==> flow/design.v (excerpt) <==
module axi_gpio #(
    parameter int N_GPIOS = 32,
    parameter int AXI_ADDR_WIDTH = 12,
    parameter int AXI_DATA_WIDTH = 32
)(
   input aclk,
   input aresetn, 
   input  logic [N_GPIOS-1:0] gpio_in_raw ,
   output logic [N_GPIOS-1:0] gpio_out,
   output logic irq,  
   output logic arready,
   input logic [AXI_ADDR_WIDTH-1:0] araddr,
   input logic arvalid,
   output logic [AXI_DATA_WIDTH-1:0] rdata,
   output logic [1:0] rresp,
   output logic rvalid,
   input logic rready,
   input logic wvalid,
   output logic wready,
   input logic [AXI_DATA_WIDTH-1:0] wdata,
   input logic [AXI_DATA_WIDTH/8-1:0] wstrb,
   input logic bready,
   output logic bvalid,
   output logic [1:0] bresp,
   output logic awready,
   input logic [AXI_ADDR_WIDTH-1:0] awaddr,
   input logic awvalid
);
  localparam logic [31:0] VERSION = 32'h0001_0000;
  localparam int WORD_IDX_W = (AXI_ADDR_WIDTH >= 2) ? (AXI_ADDR_WIDTH-2) : 1;
  localparam logic [WORD_IDX_W-1:0] VERSION_WORD = 'h0B;  
  localparam logic [WORD_IDX_W-1:0] SCRATCH_WORD = 'h0C;  
  localparam logic [WORD_IDX_W-1:0] DIR_WORD       = 'h000;  
  localparam logic [WORD_IDX_W-1:0] OUT_WORD       = 'h001;  
  localparam logic [WORD_IDX_W-1:0] OUT_SET_WORD   = 'h002;  
  localparam logic [WORD_IDX_W-1:0] OUT_CLR_WORD   = 'h003;  
  localparam logic [WORD_IDX_W-1:0] IN_WORD        = 'h004;  
  localparam logic [WORD_IDX_W-1:0] IRQ_MASK_WORD  = 'h005;  
  localparam logic [WORD_IDX_W-1:0] IRQ_STATUS_WORD= 'h006;  
  ...
Settings: LEC_CHECK=0, CAP_MARGIN=40, CELL_PAD_IN_SITES_DETAIL_PLACEMENT=1, CORE_MARGIN=8, CORE_UTILIZATION=40, GPL_TIMING_DRIVEN=0, MIN_ROUTING_LAYER=met2, SLEW_MARGIN=0, TNS_END_PERCENT=85; clock period 5.0 ns.
run.sh (not shown) runs the stock make flow with config.mk's settings and CLKGATE_MAP_FILE=.
The starting point produced a clean layout.
Change:
- CAP_MARGIN: 40 -> 25
- CORE_MARGIN: 8 -> 2
- CORE_UTILIZATION: 40 -> 49
- CTS_CLUSTER_DIAMETER: not set -> 377
- GPL_ROUTABILITY_DRIVEN: not set -> 1
- SETUP_SLACK_MARGIN: not set -> 0.45
- SLEW_MARGIN: 0 -> 20
- TNS_END_PERCENT: 85 -> 20
- clock period: 5.0 -> 2.7 ns (I/O delays scaled with it)
Effect: With this change the flow reached the layout checks and failed them: setup timing. Worst setup slack loses 0.89 ns. Cell area came out higher by 11%. Core utilization went up by 17 points. Critical path depth stays the same. Sequential share of layout area shrinks by 4.1 points. Wire length rises by 15%. Die size fell by 24%. Total power goes up by 96%.
Change:
- CAP_MARGIN: 25 -> 20
- CELL_PAD_IN_SITES_DETAIL_PLACEMENT: 1 -> not set
- CORE_UTILIZATION: 49 -> 40
- CTS_CLUSTER_DIAMETER: 377 -> 230
- GPL_ROUTABILITY_DRIVEN: 1 -> not set
- GPL_TIMING_DRIVEN: 0 -> not set
- MIN_ROUTING_LAYER: met2 -> not set
- SETUP_SLACK_MARGIN: 0.45 -> 1.48
- TNS_END_PERCENT: 20 -> not set
- clock period: 2.7 -> 5.0 ns (I/O delays scaled with it)
Effect:
- This time the run produced a clean layout
- total power drops by about 50%
- worst setup slack improved by 1.9 ns
- first-iteration DRC count drops by 78%
Change:
- CORE_UTILIZATION: 40 -> 60
- CTS_CLUSTER_DIAMETER: 230 -> not set
- SETUP_SLACK_MARGIN: 1.48 -> not set
- clock period: 5.0 -> 2.2 ns (I/O delays scaled with it)
Outcome: The new run produced a layout that fails on setup timing. Synthesized cell count stays the same. Area after synthesis does not change. Cell area came out higher by 15%. Global-route usage rises by 15 points. Worst hold slack got worse by 0.11 ns. Register-to-register slack degrades by 2.2 ns. Final cell count is lower by 1.4%. Die area shrinks by 33%. Clock-buffer cell count grows by 3. Wire length rises by 18%.


== lane 1 ==
axi_gpio again, from the RTL that the note above started with.
export LEC_CHECK = 0
export CAP_MARGIN = 10
export CORE_MARGIN = 2
export CORE_UTILIZATION = 72
export CTS_CLUSTER_DIAMETER = 355
export CTS_CLUSTER_SIZE = 15
export SETUP_SLACK_MARGIN = -0.23
export SLEW_MARGIN = 20
export TNS_END_PERCENT = 5
create_clock -name core_clock -period 2.32 [get_ports {aclk}]
| lane 1 | all stages done | FAIL | setup timing |
Input changes introduced in lane 2 (baseline for comparison: lane 1):
Settings: swapping 15 for 24 in CTS_CLUSTER_SIZE; swapping 10 for 20 in CAP_MARGIN; swapping 72 for 70 in CORE_UTILIZATION; clearing CTS_CLUSTER_DIAMETER, which used to be 355; clearing SETUP_SLACK_MARGIN, which used to be -0.23; clearing TNS_END_PERCENT, which used to be 5; swapping 2.32 for 4.09 in the clock period (ns, I/O delays scaled along).
### Flow results
Across lane 1 and lane 2, a clean result was obtained everywhere but in lane 1. Completing all stages was not enough for lane 1: its layout failed the final checks because of setup timing. Taking lane 1 over lane 2, the sequential power ratio works out to 1.7. Lane 2 vs. lane 1: post-placement cell area fell by 3.8%; placer congestion estimate rose by 1.6%; cell internal power dissipation fell by 7400 µW; area of the die rose by 0.0016 mm²; CTS H-tree depth rose by 1.


## run 1
axi_gpio again, from the RTL that the note above started with.
make LEC_CHECK=0 ABC_AREA=1 CAP_MARGIN=20 CORE_MARGIN=2 CORE_UTILIZATION=72 PLACE_DENSITY_LB_ADDON=0.13 SLEW_MARGIN=20 finish   # period 2.56 ns
No crash in run 1: every stage finished, but the layout fails its final checks due to setup timing.
Input changes introduced in run 2 (baseline for comparison: run 1):
- SETUP_SLACK_MARGIN newly set to -0.2
- HOLD_SLACK_MARGIN newly set to 0.29
- CTS_CLUSTER_SIZE newly set to 21
- ABC_AREA removed (was 1)
- CAP_MARGIN changed from 20 to 15
- PLACE_DENSITY_LB_ADDON removed (was 0.13)
- the clock period (ns, I/O delays scaled along) changed from 2.56 to 2.15
[summary]
In the floorplan summary, run 2 is listed with a die area less than that of run 1.
Diff run 1 -> run 2: setup slack after placement -0.48 ns; post-synthesis instance area -about 3%; xor and xnor fraction of the mapped netlist area +3.1 points; depth of the CTS H-tree ~0 delta; share of synthesized cell area in full adder, half adder and majority cells +0.26 points.
Number of placement rows went down slightly going from run 1 to run 2.
[diff] total core area, run 2 relative to run 1: improvement
Against run 1, HPWL after detailed placement in run 2 came out worse.
In run 2, synthesized cell count is lower than in run 1.
Seen in the log of run 2: ODB-0269 during global routing (5_1_grt), after which the run never completed.
What run 3 does differently from run 2 at the input level:
- changing CORE_UTILIZATION from 72 to 40
- changing CAP_MARGIN from 15 to 20
- removing HOLD_SLACK_MARGIN (formerly 0.29)
- removing SETUP_SLACK_MARGIN (formerly -0.2)
- removing CTS_CLUSTER_SIZE (formerly 21)
- changing the clock period (ns, I/O delays scaled along) from 2.15 to 3.82
- Run 3 reached the end of the flow, and the finished layout is clean on the timing, DRC and antenna checks.
- Re area figure in the yosys stat output: no difference whatsoever between run 2 and run 3.
- Xor/xnor share of the synthesized area came out exactly the same in run 3 and run 2.
- Diff run 2..run 3 | mux share of post-synthesis cell area | unchanged
- Detailed-placement wirelength estimate ends up lower on run 3.
- Run 3 vs run 2 on hold buffer count at cts: run 3 is the lower one.
- Taking run 3 as 1.0, run 2 lands at 0.55 on total core area.
diff inputs: run 3 => run 4
- a change of CORE_UTILIZATION from 40 to 43
### Flow results
Going from run 3 to run 4, logic share of the area grows by 0.19 points. From run 3 to run 4 the numbers moved as follows: floorplan core density went up 3.4 points, total power now smaller, worst hold slack went up by 0.12 ns. Comparing run 3 with run 4, the maximum fanout count along the critical path came out essentially unchanged.
Edits applied to the flow inputs when going from run 4 to run 5:
- CTS_CLUSTER_SIZE newly set to 33
- CORE_UTILIZATION changed from 43 to 71
- PLACE_DENSITY newly set to 0.95
- the clock period (ns, I/O delays scaled along) changed from 3.82 to 1.95
### Flow results
Run status, run 5: aborted in global routing (5_1_grt), error GRT-0116
Between run 4 and run 5, the share of synthesized registers carrying an async set or reset figures differ only marginally.
Run 5 vs run 4: routability congestion estimate up in run 5
Diff run 4 -> run 5: synthesized area was more or less identical, floorplan die area went down by 39%, vertical die size went down by 67 microns, number of placed instances with taps included went down by 200.
Delta (run 5 minus run 4): instance area after placement went up by 4.0%; synthesized cell count roughly the same; top-level port count flat; number of cells upsized or downsized after cts now larger.


axi_gpio again, from the RTL that the note above started with.
clock: 2.12 ns
lec_check: 0
cap_margin: 15
core_margin: 2
core_utilization: 68
cts_cluster_size: 21
setup_slack_margin: 0.55
slew_margin: 20
tns_end_percent: 5
The baseline finished but fails on negative setup slack.
Rerun with:
- CORE_UTILIZATION: 68 -> 72
- PLACE_DENSITY: default -> 0.67
- TNS_END_PERCENT: 5 -> default
Outcome:
- With this change the flow aborted during 5_1_grt (DPL-0038)
- die size fell by 5.5%
- synthesized cell count does not change
- synthesized area does not change
Rerun with:
- CORE_UTILIZATION: 72 -> 68
- PLACE_DENSITY: 0.67 -> default
- SETUP_SLACK_MARGIN: 0.55 -> -0.2
After rerunning: The new run completed and failed the layout checks on negative setup slack. Area after synthesis does not change. Die area grows by 5.8%. Synthesized cell count is unchanged.


build 78:
Starting RTL as in the previous note.
make LEC_CHECK=0 ABC_AREA=0 CAP_MARGIN=10 CELL_PAD_IN_SITES_DETAIL_PLACEMENT=2 CORE_MARGIN=3 CORE_UTILIZATION=48 CTS_CLUSTER_DIAMETER=183 CTS_CLUSTER_SIZE=54 GPL_ROUTABILITY_DRIVEN=0 GPL_TIMING_DRIVEN=1 HOLD_SLACK_MARGIN=0.15 MIN_ROUTING_LAYER=met2 PLACE_DENSITY=0.91 SETUP_SLACK_MARGIN=0.19 SLEW_MARGIN=5 TNS_END_PERCENT=55 finish   # period 2.56 ns
Build 78 failed in 4_1_cts with DPL-0033.
Setup changes, build 78 to build 64
Settings: swapping 3 for 2 in CORE_MARGIN; clearing ABC_AREA, which used to be 0; clearing PLACE_DENSITY, which used to be 0.91; swapping 48 for 64 in CORE_UTILIZATION; clearing SETUP_SLACK_MARGIN, which used to be 0.19; swapping 5 for 20 in SLEW_MARGIN; swapping 10 for 20 in CAP_MARGIN; clearing MIN_ROUTING_LAYER, which used to be met2; clearing HOLD_SLACK_MARGIN, which used to be 0.15; swapping 54 for 57 in CTS_CLUSTER_SIZE; clearing CTS_CLUSTER_DIAMETER, which used to be 183; clearing GPL_ROUTABILITY_DRIVEN, which used to be 0; clearing GPL_TIMING_DRIVEN, which used to be 1; clearing CELL_PAD_IN_SITES_DETAIL_PLACEMENT, which used to be 2; clearing TNS_END_PERCENT, which used to be 55; swapping 2.56 for 4.1 in the clock period (ns, I/O delays scaled along).
Findings:
Build 78: it failed with a tool error in 4_1_cts, so there are no final results.
Per the final summary, build 64 finished and its layout is clean on timing, DRC and antenna.
Fraction of the core area occupied by cells at floorplan: higher on build 64
Build 64 vs build 78 — core box area dropped 25%.
Higher die size was reported by build 78, not build 64.
Input changes introduced in build 89 (baseline for comparison: build 64):
Settings: a change of CTS_CLUSTER_SIZE from 57 to 33; an added PLACE_DENSITY of 0.37; an added HOLD_SLACK_MARGIN of -0.1; a change of CORE_UTILIZATION from 64 to 71; a change of the clock period (ns, I/O delays scaled along) from 4.1 to 2.25.
--- outcome ---
Every run in build 64 and build 89 closed cleanly, with the single exception of build 89. Diff build 64 -> build 89: placement-stage worst setup slack now sits lower, number of hold buffers added after cts picked up an extra 1, die extent in y shrank by 5.0%, floorplan die area went down. Changes observed in build 89 relative to build 64: initial cell density of the core shows an increase of 6.6 points, floorplan core area shows a reduction of about 9%.
Relative to build 89, the following input files were edited for build 84:
Settings: SETUP_SLACK_MARGIN newly set to -0.18; TNS_END_PERCENT newly set to 5; PLACE_DENSITY removed (was 0.37); CTS_CLUSTER_SIZE changed from 33 to 15; CAP_MARGIN changed from 20 to 5; HOLD_SLACK_MARGIN changed from -0.1 to 0.24; the clock period (ns, I/O delays scaled along) changed from 2.25 to 2.21.
==> results <==
- Ran to the end and failed final checks on negative setup slack: build 84.
- What build 89 reported for post-cts repair resize count has to be multiplied by 0.052 to get the figure for build 84.
- The post-placement cell count of build 89 and that of build 84 are within noise of each other.
- Build 84 ended with less post-detailed-placement half-perimeter wirelength than build 89.
- Any difference in placed standard-cell area between build 84 and build 89 is small enough to ignore.
- From build 89 to build 84 the numbers moved as follows: number of I/O port buffers about even, post-CTS setup buffer count fell 58, share of the yosys chip area belonging to registers about even.
- [build 84] number of buffers inserted by hold repair at cts rose 10 relative to build 89
- Reported for build 84 and build 89, full die area turned out identical to the last digit.


axi_gpio again, from the RTL that the note above started with.
Settings: LEC_CHECK=0, CAP_MARGIN=20, CORE_MARGIN=2, CORE_UTILIZATION=72, CTS_CLUSTER_DIAMETER=375, CTS_CLUSTER_SIZE=21, HOLD_SLACK_MARGIN=0.29, PLACE_DENSITY_LB_ADDON=0.26, SETUP_SLACK_MARGIN=0.53, SLEW_MARGIN=20, TNS_END_PERCENT=5; clock period 2.13 ns.
The baseline completed, yet does not pass: negative setup slack.
Then changed:
CORE_UTILIZATION = 57   (was 72)
CTS_CLUSTER_DIAMETER = unset   (was 375)
CTS_CLUSTER_SIZE = unset   (was 21)
HOLD_SLACK_MARGIN = unset   (was 0.29)
PLACE_DENSITY_LB_ADDON = unset   (was 0.26)
SETUP_SLACK_MARGIN = 1.0   (was 0.53)
TNS_END_PERCENT = unset   (was 5)
clock period = 3.75 ns   (was 2.13 ns; I/O delays follow)
Result: Now the flow finished clean. Clock power goes down by 3.6%. Synthesized cell count does not change. Routed wire length goes down by 23%.
Then changed:
CORE_UTILIZATION = 71   (was 57)
CTS_CLUSTER_SIZE = 15   (was unset)
SETUP_SLACK_MARGIN = -0.18   (was 1.0)
clock period = 2.21 ns   (was 3.75 ns; I/O delays follow)
With this change the flow finished but failed the layout checks on negative setup slack; global-route usage increases by 11 points; total power is higher by about 70%; clock power increases by about 65%; core utilization came out higher by 22 points; synthesized area does not change; synthesized cell count is unchanged; clock-buffer cell count went down by 9; cell area came out higher by 7.2%.
Then changed:
CORE_UTILIZATION = 70   (was 71)
SETUP_SLACK_MARGIN = unset   (was -0.18)
clock period = 2.57 ns   (was 2.21 ns; I/O delays follow)
The changed run produced a layout that fails on negative setup slack.
Cell area goes down by about 5%.
Register-to-register slack gains 380 ps.
Clock skew stays flat.
Cell count goes down by 2.7%.
Routed wire length goes down by about 10%.
Worst setup slack gains 260 ps.


north:
Starting RTL as in the previous note.
export LEC_CHECK = 0
export CAP_MARGIN = 40
export CELL_PAD_IN_SITES_DETAIL_PLACEMENT = 1
export CELL_PAD_IN_SITES_GLOBAL_PLACEMENT = 1
export CORE_MARGIN = 7
export CORE_UTILIZATION = 40
export GPL_TIMING_DRIVEN = 1
export MIN_ROUTING_LAYER = met2
export SLEW_MARGIN = 0
export TNS_END_PERCENT = 85
create_clock -name core_clock -period 5.0 [get_ports {aclk}]
> inputs changed (north -> south)
==> flow/config.mk <==
export PLATFORM = sky130hd
export DESIGN_NAME = axi_gpio
export DESIGN_NICKNAME = axi_gpio
export VERILOG_FILES = /design/flow/design.v
export SDC_FILE = /design/flow/constraint.sdc
export NUM_CORES = 4
export LEC_CHECK = 0
export ABC_AREA = 1
export CAP_MARGIN = 20
export CORE_MARGIN = 2
export CORE_UTILIZATION = 40
export CTS_CLUSTER_DIAMETER = 230
export MAX_ROUTING_LAYER = met4
export SETUP_SLACK_MARGIN = 1.48
export SLEW_MARGIN = 10
Results
Comparing north and south, met3 wire length is lower on south.
Lower yosys cell count was reported by north, not south.
Horizontal die size (lower): south
Maximum clock skew at final layout delta (north -> south): insignificant
Relative to north, the worst hold slack of south is higher by 0.0053 ns.
Netlist area before placement ended up 3.0% higher on south than on north.
Compared to north, the router laid down less metal wire for south.
Die size on south is down relative to north.
| number of placed instances, taps included | lower: north |
Delta (south minus north): worst IR drop on VDD now smaller; post-route total power now larger.
Modified inputs, east compared to south
==> flow/config.mk <==
export PLATFORM = sky130hd
export DESIGN_NAME = axi_gpio
export DESIGN_NICKNAME = axi_gpio
export VERILOG_FILES = /design/flow/design.v
export SDC_FILE = /design/flow/constraint.sdc
export NUM_CORES = 4
export LEC_CHECK = 0
export CAP_MARGIN = 40
export CELL_PAD_IN_SITES_DETAIL_PLACEMENT = 1
export CELL_PAD_IN_SITES_GLOBAL_PLACEMENT = 1
export CORE_MARGIN = 7
export CORE_UTILIZATION = 40
export CTS_CLUSTER_DIAMETER = 224
export GPL_ROUTABILITY_DRIVEN = 0
export GPL_TIMING_DRIVEN = 1
export HOLD_SLACK_MARGIN = 0.14
export MIN_ROUTING_LAYER = met2
export SLEW_MARGIN = 0
export TNS_END_PERCENT = 85
east reached the final stage; the timing, DRC and antenna checks on its layout passed.
Fraction of the cycle the final worst path needs in east is 15 points above south.
Summary of east over south: number of non-filler instances in the completed layout decreased 1218, iteration count of the initial detailed-routing pass increased 5, post-route cell area decreased about 2.2%.
The following lists how west was set up differently from east:
==> flow/config.mk <==
export PLATFORM = sky130hd
export DESIGN_NAME = axi_gpio
export DESIGN_NICKNAME = axi_gpio
export VERILOG_FILES = /design/flow/design.v
export SDC_FILE = /design/flow/constraint.sdc
export NUM_CORES = 4
export LEC_CHECK = 0
export CAP_MARGIN = 20
export CORE_MARGIN = 2
export CORE_UTILIZATION = 71
export CTS_CLUSTER_SIZE = 33
export SLEW_MARGIN = 20
==> flow/constraint.sdc <==
create_clock -name core_clock -period 2.38 [get_ports {aclk}]
set_input_delay 0.4760 -clock core_clock [delete_from_list [all_inputs] [get_ports {aclk}]]
set_output_delay 0.4760 -clock core_clock [all_outputs]
set_load 0.01 [all_outputs]
Findings:
In west relative to east, wire length of the first global-routing pass had gone down by more than 10%.
Power density over cell area: lower on east
Going from east to west, power grows by 110%.
Complete run, failing final checks: west, reason setup timing.
Comparing west and east, die extent in y is higher on east.
No activity file was given, so power comes from the tool's default toggle rates.
